==> build 87: inputs <==
==> flow/design.v <==
module DECODER_UNIT
(input wire [1:0]            alu_fun,
output reg arith_enable,logic_enable,comp_enable,shift_enable);
  always@(*)
  begin
    arith_enable = 1'b0;
    logic_enable = 1'b0;
    comp_enable = 1'b0;
    shift_enable = 1'b0;
    case(alu_fun)
      4'b00:arith_enable = 1'b1;
      4'b01:logic_enable = 1'b1;
      4'b10:comp_enable = 1'b1;
      4'b11:shift_enable = 1'b1;
      default: begin
            arith_enable = 1'b0;
            logic_enable = 1'b0;
            comp_enable =1'b 0;
            shift_enable = 1'b0;
        end
      endcase
  end
endmodule
module ARITHMATIC_UNIT#(parameter alu_width =16)
(
  input wire [alu_width-1:0]  A,B,
  input wire                  clk,rst,
  input wire arith_enable,
  input wire [1:0]            alu_fun,
  output reg                  arith_flag,carry_out,
  output reg [alu_width-1:0]  arith_out);
reg [alu_width:0] arith_out_reg;
wire carry_out_reg;
reg arith_flag_reg;  
always@(posedge clk or negedge rst)
begin
  if(!rst)
    begin
    arith_out <= 16'b0;
    carry_out <= 16'b0;
    arith_flag <= 16'b0;
    end
  else
   begin
    arith_out <= arith_out_reg[alu_width-1:0];
    carry_out <= carry_out_reg;
    arith_flag <= arith_flag_reg;
   end 
end
always@(*)
  begin
    arith_out_reg   = 1'b0  ;
    arith_flag_reg  = 1'b0 ;
      if(arith_enable)
        begin
    case(alu_fun)  
    4'b00:begin
    arith_out_reg   = A+B  ;
    arith_flag_reg  = 1'b1 ;
            end
    4'b01:begin
    arith_out_reg   = A-B  ;
    arith_flag_reg  = 1'b1 ;
           end
    4'b10:begin
    arith_out_reg   = A*B  ;
    arith_flag_reg  = 1'b1 ;
            end
    4'b11:begin
    arith_out_reg   = (B == 0) ? {1'b0, {alu_width{1'b1}}} : A/B  ;
    arith_flag_reg  = 1'b1 ;
           end
          endcase
          end    
end
assign carry_out_reg = arith_out_reg[alu_width] ;
endmodule
module LOGIC_UNIT#(parameter alu_width =16)
(
  input wire [alu_width-1:0]  A,B,
  input wire                  clk,rst,
  input wire logic_enable,
  input wire [1:0]            alu_fun,
  output reg                  logic_flag,
  output reg [alu_width-1:0]  logic_out);
reg [alu_width-1:0] logic_out_reg;
reg logic_flag_reg;
always @ (posedge clk or negedge rst)
 begin 
   if (!rst)
     begin
      logic_out  <= 'b0 ;
      logic_flag <= 'b0 ;	
	 end
   else
     begin   
      logic_out  <= logic_out_reg ;
      logic_flag <= logic_flag_reg ;
	 end
 end	
always@(*)
begin
    logic_out_reg  = 1'b0  ;
    logic_flag_reg = 1'b0 ;
    if(logic_enable)
        begin
    case(alu_fun)  
    4'b00:begin
    logic_out_reg   = A&B  ;
    logic_flag_reg  = 1'b1 ;
            end
    4'b01:begin
    logic_out_reg   = A|B  ;
    logic_flag_reg  = 1'b1 ;
           end
    4'b10:begin
    logic_out_reg   = ~(A&B) ;
    logic_flag_reg  = 1'b1 ;
            end
    4'b11:begin
    logic_out_reg   = ~(A|B) ;
    logic_flag_reg  = 1'b1 ;
           end
          endcase
          end            
end 
endmodule
module comparsion_unit#(parameter alu_width =16)
(
  input wire [alu_width-1:0]  A,B,
  input wire                  clk,rst,
  input wire comp_enable,
  input wire [1:0]            alu_fun,
  output reg                  comp_flag,
  output reg [alu_width-1:0]  comp_out);
reg comp_out_reg ;
reg  comp_flag_reg ;
always @ (posedge clk or negedge rst)
 begin 
   if (!rst)
     begin
      comp_out  <= 'b0 ;
      comp_flag <= 'b0 ;	
	 end
   else
     begin   
      comp_out  <= comp_out_reg ;
      comp_flag <= comp_flag_reg ;
	 end
 end
always@(*)
    begin
      comp_out_reg = 1'b0;
      comp_flag_reg = 1'b0;
      if(comp_enable)
        begin
  case(alu_fun)
      4'b00:begin
      comp_out_reg = 1'b0;
      comp_flag_reg = 1'b1;
      end 
      4'b01:begin
        comp_flag_reg  = 1'b1;
        if(A==B)
           begin
    comp_out_reg = 1'b1;
          end
       else
          begin
    comp_out_reg   = 1'b0;
          end
        end
    4'b10:begin
      comp_flag_reg  = 1'b1 ;
      if(A > B)
        begin
    comp_out_reg   = 1'b1;
        end
    else
        begin
    comp_out_reg   = 1'b0;
        end
        end
    4'b11:begin
      comp_flag_reg  = 1'b1;
      if(A < B)
          begin
    comp_out_reg   = 16'b1;
          end
    else
          begin
    comp_out_reg   = 1'b0;
          end
      end
   endcase
          end
   end
  endmodule
module shift_unit#(parameter alu_width =16)
(
  input wire [alu_width-1:0]  A,B,
  input wire                  clk,rst,
  input wire                shift_enable,
  input wire [1:0]            alu_fun,
  output reg                  shift_flag,
  output reg [alu_width-1:0]  shift_out);
reg [alu_width-1:0]  shift_out_reg ;
reg shift_flag_reg ;
always @ (posedge clk or negedge rst)
 begin 
   if (!rst)
     begin
      shift_out  <= 'b0 ;
      shift_flag <= 'b0 ;	
	 end
   else
     begin   
      shift_out  <= shift_out_reg ;
      shift_flag <= shift_flag_reg ;
	 end
 end
   always@(*)
begin
        shift_out_reg = 1'b0;
        shift_flag_reg = 1'b0;
      if(shift_enable)
        begin
      case(alu_fun)  
        4'b00:begin
        shift_flag_reg = 1'b1;
        shift_out_reg = A >> 1;
        end
        4'b01:begin
        shift_out_reg = A << 1;
        shift_flag_reg = 1'b1;
        end
        4'b10:begin
        shift_flag_reg = 1'b1;
        shift_out_reg = B >> 1;
         end
        4'b11:begin
        shift_flag_reg = 1'b1;
        shift_out_reg = B << 1;
        end
      endcase
end
end 
endmodule
module TOP_VIEW#(parameter alu_width =16)
(
  input wire [alu_width-1:0]    A,B,
  input wire                    clk,rst,
  input wire [3:0]              alu_fun,
  output wire                   arith_flag,carry_out,logic_flag,comp_flag,shift_flag,
  output wire [alu_width-1:0]   arith_out,logic_out,comp_out,shift_out
  );
wire                  comp_enable ;
wire                  shift_enable ;
wire                  logic_enable ;
wire                  arith_enable ;
  DECODER_UNIT U_decoder(
  .alu_fun(alu_fun[3:2]),
  .arith_enable(arith_enable),
  .logic_enable(logic_enable),
  .shift_enable(shift_enable),
  .comp_enable(comp_enable)
  );
  ARITHMATIC_UNIT U_arithmatic(
  .A(A),
  .arith_enable(arith_enable),
  .B(B),
  .clk(clk),
  .rst(rst),
  .alu_fun(alu_fun[1:0]),
  .arith_out(arith_out),
  .arith_flag(arith_flag),
  .carry_out(carry_out)
  );
   LOGIC_UNIT U_logic(
  .A(A),
  .logic_enable(logic_enable),
  .B(B),
  .clk(clk),
  .rst(rst),
  .alu_fun(alu_fun[1:0]),
  .logic_out(logic_out),
  .logic_flag(logic_flag)
   );
   comparsion_unit U_comp (
  .A(A),
  .comp_enable(comp_enable),
  .B(B),
  .clk(clk),
  .rst(rst),
  .alu_fun(alu_fun[1:0]),
  .comp_out(comp_out),
  .comp_flag(comp_flag)
  );
  shift_unit U_shift(
  .A(A),
  .shift_enable(shift_enable),
  .B(B),
  .clk(clk),
  .rst(rst),
  .alu_fun(alu_fun[1:0]),
  .shift_out(shift_out),
  .shift_flag(shift_flag)
  );
endmodule
==> flow/run.sh <==
#!/bin/bash
# the make line also repeats each setting of config.mk as NAME=value (left out here)
make -C /OpenROAD-flow-scripts/flow DESIGN_CONFIG=/design/flow/config.mk WORK_HOME=/design/flow/orfs CLKGATE_MAP_FILE= finish
==> flow/config.mk <==
export PLATFORM = sky130hd
export DESIGN_NAME = TOP_VIEW
export DESIGN_NICKNAME = TOP_VIEW
export VERILOG_FILES = /design/flow/design.v
export SDC_FILE = /design/flow/constraint.sdc
export NUM_CORES = 4
export LEC_CHECK = 0
export ABC_AREA = 1
export CAP_MARGIN = 20
export CORE_MARGIN = 2
export CORE_UTILIZATION = 63
export CTS_CLUSTER_DIAMETER = 400
export CTS_CLUSTER_SIZE = 99
export SETUP_SLACK_MARGIN = 4.03
export SLEW_MARGIN = 20
export TNS_END_PERCENT = 10
==> flow/constraint.sdc <==
create_clock -name core_clock -period 13.7 [get_ports {clk}]
set_input_delay 2.7400 -clock core_clock [delete_from_list [all_inputs] [get_ports {clk}]]
set_output_delay 2.7400 -clock core_clock [all_outputs]
set_load 0.01 [all_outputs]
==> inputs of build 65, as changes to build 87 <==
ABC_AREA = not set   (was 1)
CORE_UTILIZATION = 70   (was 63)
CTS_CLUSTER_DIAMETER = 52   (was 400)
CTS_CLUSTER_SIZE = not set   (was 99)
SETUP_SLACK_MARGIN = not set   (was 4.03)
TNS_END_PERCENT = 5   (was 10)
==> flow/constraint.sdc (replaced) <==
create_clock -name core_clock -period 35.0 [get_ports {clk}]
set_input_delay 7.0000 -clock core_clock [delete_from_list [all_inputs] [get_ports {clk}]]
set_output_delay 7.0000 -clock core_clock [all_outputs]
set_load 0.01 [all_outputs]
==> inputs of trial 36, as changes to build 87 <==
ABC_AREA = not set   (was 1)
CORE_UTILIZATION = 40   (was 63)
CTS_CLUSTER_DIAMETER = not set   (was 400)
CTS_CLUSTER_SIZE = not set   (was 99)
SETUP_SLACK_MARGIN = not set   (was 4.03)
TNS_END_PERCENT = not set   (was 10)
==> flow/constraint.sdc (replaced) <==
create_clock -name core_clock -period 35.1 [get_ports {clk}]
set_input_delay 7.0200 -clock core_clock [delete_from_list [all_inputs] [get_ports {clk}]]
set_output_delay 7.0200 -clock core_clock [all_outputs]
set_load 0.01 [all_outputs]
==> qor summary <==
metric	trial 36	build 87	build 65
Status	complete, no violations	stopped before the end	complete, no violations
Stage where the flow stopped	-	global routing (5_1_grt)	-
Mapped cell area	16200 µm²	16200 µm²	16200 µm²
Switching power as a share of total power	51.1%	-	51.9%
Arithmetic-cell share of the synthesized area counting full adders, half adders and majority gates	31.2%	31.3%	31.2%
Standard cell with the maximum stage delay on the critical path	sky130_fd_sc_hd__or4_4	-	sky130_fd_sc_hd__or4_4
Tally of nets with antenna violations remaining after routing	0	-	0
Total of cells resized after clock tree synthesis	16	94	10
Peak per-stage delay on the critical path	500 ps	-	510 ps
Final worst hold slack	6840 ps	-	6740 ps
Wire length per cell after detailed routing	21.4 µm	-	23.2 µm
Dominant cell by count in the synthesized netlist	sky130_fd_sc_hd__ha_1	sky130_fd_sc_hd__nand2_1	sky130_fd_sc_hd__ha_1
Final setup vio count	0	-	0
Height of the chip	205 µm	164 µm	156 µm
Top pwr grp	combinational logic	-	combinational logic
Clk. pwr	53.3 µW	-	53.1 µW
Post-synthesis sequential area ratio	8.33%	8.36%	8.33%
Type of element capturing the critical path	flip-flop	-	flip-flop
Setup crit end	U_arithmatic.arith_out[0]	-	U_arithmatic.arith_out[0]
CTS tree	built	-	built
Layout overhead on the synthesized area	18.8%	-	15.4%
Non-clock buffers, area share	10.5%	-	10.3%
Power is estimated from default activity; no workload was simulated.
